==> inputs of build 4 <==
==> flow/design.v <==
module DCIM (
    input clk,
    input rst_n,
    input in_valid,
    input [127:0] in_data1,
    input [127:0] in_data2,
    input [127:0] in_data3,
    input [127:0] in_data4, 
    output reg out_valid,
    output reg [12:0] O1,
    output reg [12:0] O2,
    output reg [12:0] O3,
    output reg [12:0] O4
);
reg [127:0] in_data1_dff, in_data2_dff, in_data3_dff, in_data4_dff;
always @(posedge clk) begin
    in_data1_dff <= in_data1;
    in_data2_dff <= in_data2;
    in_data3_dff <= in_data3;
    in_data4_dff <= in_data4;
end
reg in_valid_dff, in_valid_d2, in_valid_d3, in_valid_d4, in_valid_d5, in_valid_d6, in_valid_d7, in_valid_d8;
reg [1:0] cnt;
always @(posedge clk or negedge rst_n) begin
    if (!rst_n) begin
        in_valid_dff <= 1'b0;
        in_valid_d2 <= 1'b0;
        in_valid_d3 <= 1'b0;
        in_valid_d4 <= 1'b0;
        in_valid_d5 <= 1'b0;
        in_valid_d6 <= 1'b0;
        in_valid_d7 <= 1'b0;
        in_valid_d8 <= 1'b0;
    end
    else begin
        in_valid_dff <= in_valid;
        in_valid_d2 <= in_valid_dff;
        in_valid_d3 <= in_valid_d2;
        in_valid_d4 <= in_valid_d3;
        in_valid_d5 <= in_valid_d4;
        in_valid_d6 <= in_valid_d5;
        in_valid_d7 <= in_valid_d6;
        in_valid_d8 <= in_valid_d7;
    end
end
reg [4:0] sum1_1 [0:15], sum2_1 [0:15], sum3_1 [0:15], sum4_1 [0:15];
reg [5:0] sum1_2 [0:7], sum2_2 [0:7], sum3_2 [0:7], sum4_2 [0:7];
reg [6:0] sum1_3 [0:3], sum2_3 [0:3], sum3_3 [0:3], sum4_3 [0:3];
reg [7:0] sum1_4 [0:1], sum2_4 [0:1], sum3_4 [0:1], sum4_4 [0:1];
reg [8:0] sum1_5, sum2_5, sum3_5, sum4_5;
generate
    genvar i_1;
    for (i_1 = 0; i_1 < 16; i_1 = i_1 + 1) begin
        always @(posedge clk) begin
            sum1_1[i_1] <= in_data1_dff[127-i_1*8:124-i_1*8] + in_data1_dff[123-i_1*8:120-i_1*8];
            sum2_1[i_1] <= in_data2_dff[127-i_1*8:124-i_1*8] + in_data2_dff[123-i_1*8:120-i_1*8];
            sum3_1[i_1] <= in_data3_dff[127-i_1*8:124-i_1*8] + in_data3_dff[123-i_1*8:120-i_1*8];
            sum4_1[i_1] <= in_data4_dff[127-i_1*8:124-i_1*8] + in_data4_dff[123-i_1*8:120-i_1*8];
        end
    end
endgenerate
generate
    genvar i_2;
    for (i_2 = 0; i_2 < 8; i_2 = i_2 + 1) begin
        always @(posedge clk) begin
            sum1_2[i_2] <= sum1_1[i_2*2] + sum1_1[i_2*2+1];
            sum2_2[i_2] <= sum2_1[i_2*2] + sum2_1[i_2*2+1];
            sum3_2[i_2] <= sum3_1[i_2*2] + sum3_1[i_2*2+1];
            sum4_2[i_2] <= sum4_1[i_2*2] + sum4_1[i_2*2+1];
        end
    end
endgenerate
generate
    genvar i_3;
    for (i_3 = 0; i_3 < 4; i_3 = i_3 + 1) begin
        always @(posedge clk) begin
            sum1_3[i_3] <= sum1_2[i_3*2] + sum1_2[i_3*2+1];
            sum2_3[i_3] <= sum2_2[i_3*2] + sum2_2[i_3*2+1];
            sum3_3[i_3] <= sum3_2[i_3*2] + sum3_2[i_3*2+1];
            sum4_3[i_3] <= sum4_2[i_3*2] + sum4_2[i_3*2+1];
        end
    end
endgenerate
generate
    genvar i_4;
    for (i_4 = 0; i_4 < 2; i_4 = i_4 + 1) begin
        always @(posedge clk) begin
            sum1_4[i_4] <= sum1_3[i_4*2] + sum1_3[i_4*2+1];
            sum2_4[i_4] <= sum2_3[i_4*2] + sum2_3[i_4*2+1];
            sum3_4[i_4] <= sum3_3[i_4*2] + sum3_3[i_4*2+1];
            sum4_4[i_4] <= sum4_3[i_4*2] + sum4_3[i_4*2+1];
        end
    end
endgenerate
always @(posedge clk) begin
    sum1_5 <= sum1_4[0] + sum1_4[1];
    sum2_5 <= sum2_4[0] + sum2_4[1];
    sum3_5 <= sum3_4[0] + sum3_4[1];
    sum4_5 <= sum4_4[0] + sum4_4[1];
end
always @(posedge clk or negedge rst_n) begin
    if (!rst_n) begin
        cnt <= 2'd0;
    end
    else begin
        if (in_valid_d6) begin
            cnt <= cnt + 1;
        end
    end
end
reg [12:0] sum1, sum2, sum3, sum4;
always @(posedge clk or negedge rst_n) begin
    if (!rst_n) begin
        sum1 <= 13'b0;
        sum2 <= 13'b0;
        sum3 <= 13'b0;
        sum4 <= 13'b0;
    end
    else begin
        if (in_valid_d6) begin
            if (~|cnt) begin
                sum1 <= sum1_5;
                sum2 <= sum2_5;
                sum3 <= sum3_5;
                sum4 <= sum4_5;
            end else begin
                sum1 <= {sum1[11:0], 1'b0} + sum1_5;
                sum2 <= {sum2[11:0], 1'b0} + sum2_5;
                sum3 <= {sum3[11:0], 1'b0} + sum3_5;
                sum4 <= {sum4[11:0], 1'b0} + sum4_5;
            end
        end
    end
end
always @(posedge clk or negedge rst_n) begin
    if (!rst_n) begin
        O1 <= 13'b0;
        O2 <= 13'b0;
        O3 <= 13'b0;
        O4 <= 13'b0;
    end
    else begin
        if (in_valid_d7 & ~|cnt) begin
            O1 <= sum1;
            O2 <= sum2;
            O3 <= sum3;
            O4 <= sum4;
        end 
        else begin
            O1 <= 13'b0;
            O2 <= 13'b0;
            O3 <= 13'b0;
            O4 <= 13'b0;
        end
    end
end
always @(posedge clk or negedge rst_n) begin
    if (!rst_n) begin
        out_valid <= 1'b0;
    end
    else begin
        if (in_valid_d7 & ~|cnt) begin
            out_valid <= 1'b1;
        end
        else begin
            out_valid <= 1'b0;
        end
    end
end
endmodule
==> flow/run.sh <==
#!/bin/bash
# the make line also repeats each setting of config.mk as NAME=value (left out here)
make -C /OpenROAD-flow-scripts/flow DESIGN_CONFIG=/design/flow/config.mk WORK_HOME=/design/flow/orfs CLKGATE_MAP_FILE= finish
==> flow/config.mk <==
export PLATFORM = sky130hd
export DESIGN_NAME = DCIM
export DESIGN_NICKNAME = DCIM
export VERILOG_FILES = /design/flow/design.v
export SDC_FILE = /design/flow/constraint.sdc
export NUM_CORES = 4
export LEC_CHECK = 0
export ABC_AREA = 1
export CAP_MARGIN = 20
export CORE_MARGIN = 2
export CORE_UTILIZATION = 72
export CTS_CLUSTER_SIZE = 15
export PLACE_DENSITY_LB_ADDON = 0.01
export SETUP_SLACK_MARGIN = 0.23
export SLEW_MARGIN = 20
==> flow/constraint.sdc <==
create_clock -name core_clock -period 1.13 [get_ports {clk}]
set_input_delay 0.2260 -clock core_clock [delete_from_list [all_inputs] [get_ports {clk}]]
set_output_delay 0.2260 -clock core_clock [all_outputs]
set_load 0.01 [all_outputs]
==> build 67 (differences from build 4) <==
==> flow/config.mk (replaced) <==
export PLATFORM = sky130hd
export DESIGN_NAME = DCIM
export DESIGN_NICKNAME = DCIM
export VERILOG_FILES = /design/flow/design.v
export SDC_FILE = /design/flow/constraint.sdc
export NUM_CORES = 4
export LEC_CHECK = 0
export ABC_AREA = 0
export CAP_MARGIN = 20
export CORE_MARGIN = 2
export CORE_UTILIZATION = 40
export CTS_CLUSTER_SIZE = 81
export HOLD_SLACK_MARGIN = 0.18
export MAX_ROUTING_LAYER = met5
export SLEW_MARGIN = 20
export TNS_END_PERCENT = 15
==> flow/constraint.sdc (replaced) <==
create_clock -name core_clock -period 2.4 [get_ports {clk}]
set_input_delay 0.4800 -clock core_clock [delete_from_list [all_inputs] [get_ports {clk}]]
set_output_delay 0.4800 -clock core_clock [all_outputs]
set_load 0.01 [all_outputs]
==> build 11 (differences from build 4) <==
==> flow/config.mk (replaced) <==
export PLATFORM = sky130hd
export DESIGN_NAME = DCIM
export DESIGN_NICKNAME = DCIM
export VERILOG_FILES = /design/flow/design.v
export SDC_FILE = /design/flow/constraint.sdc
export NUM_CORES = 4
export LEC_CHECK = 0
export CAP_MARGIN = 20
export CORE_MARGIN = 2
export CORE_UTILIZATION = 70
export CTS_CLUSTER_SIZE = 37
export SETUP_SLACK_MARGIN = -0.13
export SLEW_MARGIN = 20
==> flow/constraint.sdc (replaced) <==
create_clock -name core_clock -period 1.78 [get_ports {clk}]
set_input_delay 0.3560 -clock core_clock [delete_from_list [all_inputs] [get_ports {clk}]]
set_output_delay 0.3560 -clock core_clock [all_outputs]
set_load 0.01 [all_outputs]
==> impl_metrics.tcl <==
# collected from the flow reports
set metrics [dict create \
    fp_nets 5396 \
    simple_gate_area_share_pct 5.45 \
    synth-xor-area-share_pct 6.40 \
    place_area_um2 58000 \
    hpwl_mm 79.9 \
    synth_cell_type_count 51 \
    die_area_um2 128000 \
    outcome "complete, no violations" \
    syn-instance-count 4120 \
    ys_top_cells_by_count "dfxtp_1, ha_1, inv_1, xnor2_1, a21oi_1" \
    pre_cts_slack_ps 136 \
    mux_share_pct 0.279 \
    ys_area_um2 50300 \
    top_area_share_pct 49.2 \
    fp-utilization_pct 40.2 \
    synth_seq_share_pct 54.9 \
    top_cells_by_area "dfxtp_1, ha_1, dfrtp_1" \
    die_x_um 358 \
    gp_congestion 0.808 \
    rows 130 \
]
(the above is from build 67)
==> impl_metrics.tcl <==
# implementation run metrics
set metrics [dict create \
    outcome "did not finish" \
    lastStage "clock tree synthesis (4_1_cts)" \
    error_line "[ERROR DPL-0038] Utilization greater than 100%, impossible to legalize" \
    gp_congestion 0.908 \
    synth_seq_share_pct 54.2 \
    die_x_um 270 \
    die_area_um2 72900 \
    syn-instance-count 4671 \
    place_area_um2 63000 \
    rows 97 \
    ys_top_cells_by_count "dfxtp_1, ha_1, nand2_1, inv_1, a21oi_1" \
    ys_area_um2 50900 \
    synth-xor-area-share_pct 5.83 \
    hpwl_mm 94.3 \
]
(the above is from build 4)
==> impl_metrics.tcl <==
# collected from the flow reports
set metrics [dict create \
    rows 98 \
    mux_share_pct 0.279 \
    top_area_share_pct 49.2 \
    gp_congestion 0.890 \
    synth_seq_share_pct 54.9 \
    fp_nets 5396 \
    syn-instance-count 4120 \
    outcome "failed layout checks" \
    top_cells_by_area "dfxtp_1, ha_1, dfrtp_1" \
    ys_area_um2 50300 \
    hpwl_mm 76.3 \
    setup_slack_ps -231 \
    so.violations "negative setup slack" \
    finalSetupViolCount 34 \
    simple_gate_area_share_pct 5.45 \
    fp-utilization_pct 70.5 \
    ys_top_cells_by_count "dfxtp_1, ha_1, inv_1, xnor2_1, a21oi_1" \
]
(the above is from build 11)


==> 06-22: inputs <==
// DCIM: RTL as listed in full above, without the edits since
make LEC_CHECK=0 CAP_MARGIN=20 CORE_MARGIN=2 CORE_UTILIZATION=69 CTS_CLUSTER_DIAMETER=318 CTS_CLUSTER_SIZE=14 HOLD_SLACK_MARGIN=0.28 SETUP_SLACK_MARGIN=-0.13 SLEW_MARGIN=20 finish   # period 1.3 ns
run.sh (not shown) runs the stock make flow with config.mk's settings and CLKGATE_MAP_FILE=.
==> 07-01: changes against 06-22 <==
Settings changed: ABC_AREA set to 0, CELL_PAD_IN_SITES_DETAIL_PLACEMENT set to 0, CELL_PAD_IN_SITES_GLOBAL_PLACEMENT set to 0, CORE_MARGIN 2 to 4, CORE_UTILIZATION 69 to 56, CTS_CLUSTER_DIAMETER 318 to not set, CTS_CLUSTER_SIZE 14 to 88, GPL_ROUTABILITY_DRIVEN set to 1, HOLD_SLACK_MARGIN 0.28 to not set, MAX_ROUTING_LAYER set to met5, PLACE_DENSITY set to 0.84, SETUP_SLACK_MARGIN -0.13 to 0.61, TNS_END_PERCENT set to 60.
==> flow/constraint.sdc (replaced) <==
create_clock -name core_clock -period 3.55 [get_ports {clk}]
set_input_delay 0.7100 -clock core_clock [delete_from_list [all_inputs] [get_ports {clk}]]
set_output_delay 0.7100 -clock core_clock [all_outputs]
set_load 0.01 [all_outputs]
==> 09-24: changes against 06-22 <==
Settings changed: CORE_UTILIZATION 69 to 40, CTS_CLUSTER_DIAMETER 318 to not set, CTS_CLUSTER_SIZE 14 to not set, HOLD_SLACK_MARGIN 0.28 to not set, SETUP_SLACK_MARGIN -0.13 to not set.
==> flow/constraint.sdc (replaced) <==
create_clock -name core_clock -period 2.4 [get_ports {clk}]
set_input_delay 0.4800 -clock core_clock [delete_from_list [all_inputs] [get_ports {clk}]]
set_output_delay 0.4800 -clock core_clock [all_outputs]
set_load 0.01 [all_outputs]
==> 04-21: changes against 06-22 <==
Settings changed: CAP_MARGIN 20 to 15, CORE_UTILIZATION 69 to 72, CTS_CLUSTER_SIZE 14 to 37, SETUP_SLACK_MARGIN -0.13 to -0.15.
==> flow/constraint.sdc (replaced) <==
create_clock -name core_clock -period 1.64 [get_ports {clk}]
set_input_delay 0.3280 -clock core_clock [delete_from_list [all_inputs] [get_ports {clk}]]
set_output_delay 0.3280 -clock core_clock [all_outputs]
set_load 0.01 [all_outputs]
==> comparison <==
Clock skew: 07-01 is higher than 09-24 (3.2 ps). Of 09-24 and 07-01, 09-24 has the higher clock power (gap about 60%, measured against 07-01). In synthesized cell count, 06-22 and 07-01 do not differ. In 09-24 the register-to-register slack is lower than in 07-01, by 1100 ps. Cell area: 09-24 is larger than 07-01 (1.8%). Of 07-01 and 09-24, 09-24 has the higher final cell count (gap 7.6%, measured against 09-24). 06-22 died in 4_1_cts. 04-21 ended with an error in 5_1_grt on ODB-0269. 07-01 ran to the end with no violations. 09-24 passed the timing, design-rule and antenna checks.
==> figures <==
Final #Nets: 07-01 6081; 09-24 6098; 04-21 -; 06-22 -
Combinational fraction of design power: 07-01 33.3%; 09-24 32.3%; 04-21 -; 06-22 -
Clock H-tree levels: 07-01 4; 09-24 4; 04-21 2; 06-22 -
Sum of negative setup slack: 07-01 0 ps; 09-24 0 ps; 04-21 -; 06-22 -
Die Size: 07-01 94600 µm²; 09-24 128000 µm²; 04-21 71900 µm²; 06-22 75000 µm²
Layout-to-synthesis area ratio: 07-01 1.234x; 09-24 1.256x; 04-21 -; 06-22 -
Via count normalized by instance count: 07-01 5.02; 09-24 4.47; 04-21 -; 06-22 -
DR top layer: 07-01 met5; 09-24 met5; 04-21 -; 06-22 -
Run status: 07-01 complete, no violations; 09-24 complete, no violations; 04-21 did not finish; 06-22 did not finish
Failing step: 07-01 -; 09-24 -; 04-21 5_1_grt; 06-22 4_1_cts
Number of sequential storage elements: 07-01 1350; 09-24 1350; 04-21 -; 06-22 -
Post-layout worst setup margin: 07-01 1160 ps; 09-24 136 ps; 04-21 -; 06-22 -
Post-CTS Setup Repair Bufs: 07-01 0; 09-24 0; 04-21 17; 06-22 -
Path type of the worst setup path: 07-01 flop to primary output; 09-24 flop to flop; 04-21 -; 06-22 -


==> inputs of job 2132 <==
RTL: the design.v shown in full above, as it stands there.
make LEC_CHECK=0 ABC_AREA=1 CAP_MARGIN=20 CORE_MARGIN=2 CORE_UTILIZATION=72 CTS_CLUSTER_DIAMETER=372 GPL_ROUTABILITY_DRIVEN=0 HOLD_SLACK_MARGIN=0.29 MIN_ROUTING_LAYER=met1 SETUP_SLACK_MARGIN=-0.11 SLEW_MARGIN=15 finish   # period 1.59 ns
==> inputs of job 2588, as changes to job 2132 <==
==> flow/config.mk (replaced) <==
export PLATFORM = sky130hd
export DESIGN_NAME = DCIM
export DESIGN_NICKNAME = DCIM
export VERILOG_FILES = /design/flow/design.v
export SDC_FILE = /design/flow/constraint.sdc
export NUM_CORES = 4
export LEC_CHECK = 0
export ABC_AREA = 1
export CAP_MARGIN = 35
export CORE_ASPECT_RATIO = 1.36
export CORE_MARGIN = 4
export CORE_UTILIZATION = 48
export CTS_CLUSTER_DIAMETER = 21
export GPL_ROUTABILITY_DRIVEN = 0
export GPL_TIMING_DRIVEN = 0
export HOLD_SLACK_MARGIN = 0.2
export MIN_ROUTING_LAYER = met2
export SETUP_SLACK_MARGIN = 0.11
export SLEW_MARGIN = 20
export TNS_END_PERCENT = 20
==> flow/constraint.sdc (replaced) <==
create_clock -name core_clock -period 1.39 [get_ports {clk}]
set_input_delay 0.2780 -clock core_clock [delete_from_list [all_inputs] [get_ports {clk}]]
set_output_delay 0.2780 -clock core_clock [all_outputs]
set_load 0.01 [all_outputs]
==> results <==
Run status: job 2588 complete, but fails checks; job 2132 stopped before the end
Stage where the flow stopped: job 2588 -; job 2132 global routing (5_1_grt)
Violated checks: job 2588 setup timing; job 2132 -
Horizontal die size: job 2588 287 um; job 2132 270 um
Maximum level of the CTS H-tree: job 2588 5; job 2132 4
Average instance area after synthesis: job 2588 10.9 um^2; job 2132 10.9 um^2
Total setup buffers inserted after CTS: job 2588 12; job 2132 0
Setup slack after placement: job 2588 -452 ps; job 2132 -66.0 ps
Core Density at Floorplan: job 2588 48.3%; job 2132 72.7%
Core footprint: job 2588 105000 um^2; job 2132 70000 um^2
Number of buffers added by the clock tree synthesis step: job 2588 366; job 2132 132
Sequential cell area fraction in the yosys report: job 2588 54.2%; job 2132 54.2%
Placement Rows: job 2588 139; job 2132 97
Placed cell count: job 2588 6649; job 2132 6192
Number of nets at floorplan: job 2588 5947; job 2132 5947
Post-cts resize count: job 2588 738; job 2132 123
Number of buffers added to fix hold violations after cts: job 2588 515; job 2132 516
Estimated wirelength of the detail-placed design: job 2588 81.2 mm; job 2132 78.4 mm
Area of placed instances: job 2588 58500 um^2; job 2132 58000 um^2
Post-synth ARST share: job 2588 8.44%; job 2132 8.44%
Synth Area in XOR/XNOR: job 2588 5.83%; job 2132 5.83%
Deepest clock path buffer count: job 2588 4; job 2132 3
Total die size: job 2588 111000 um^2; job 2132 72900 um^2
Die outline height: job 2588 388 um; job 2132 270 um
Power and IR drop assume default switching activity.
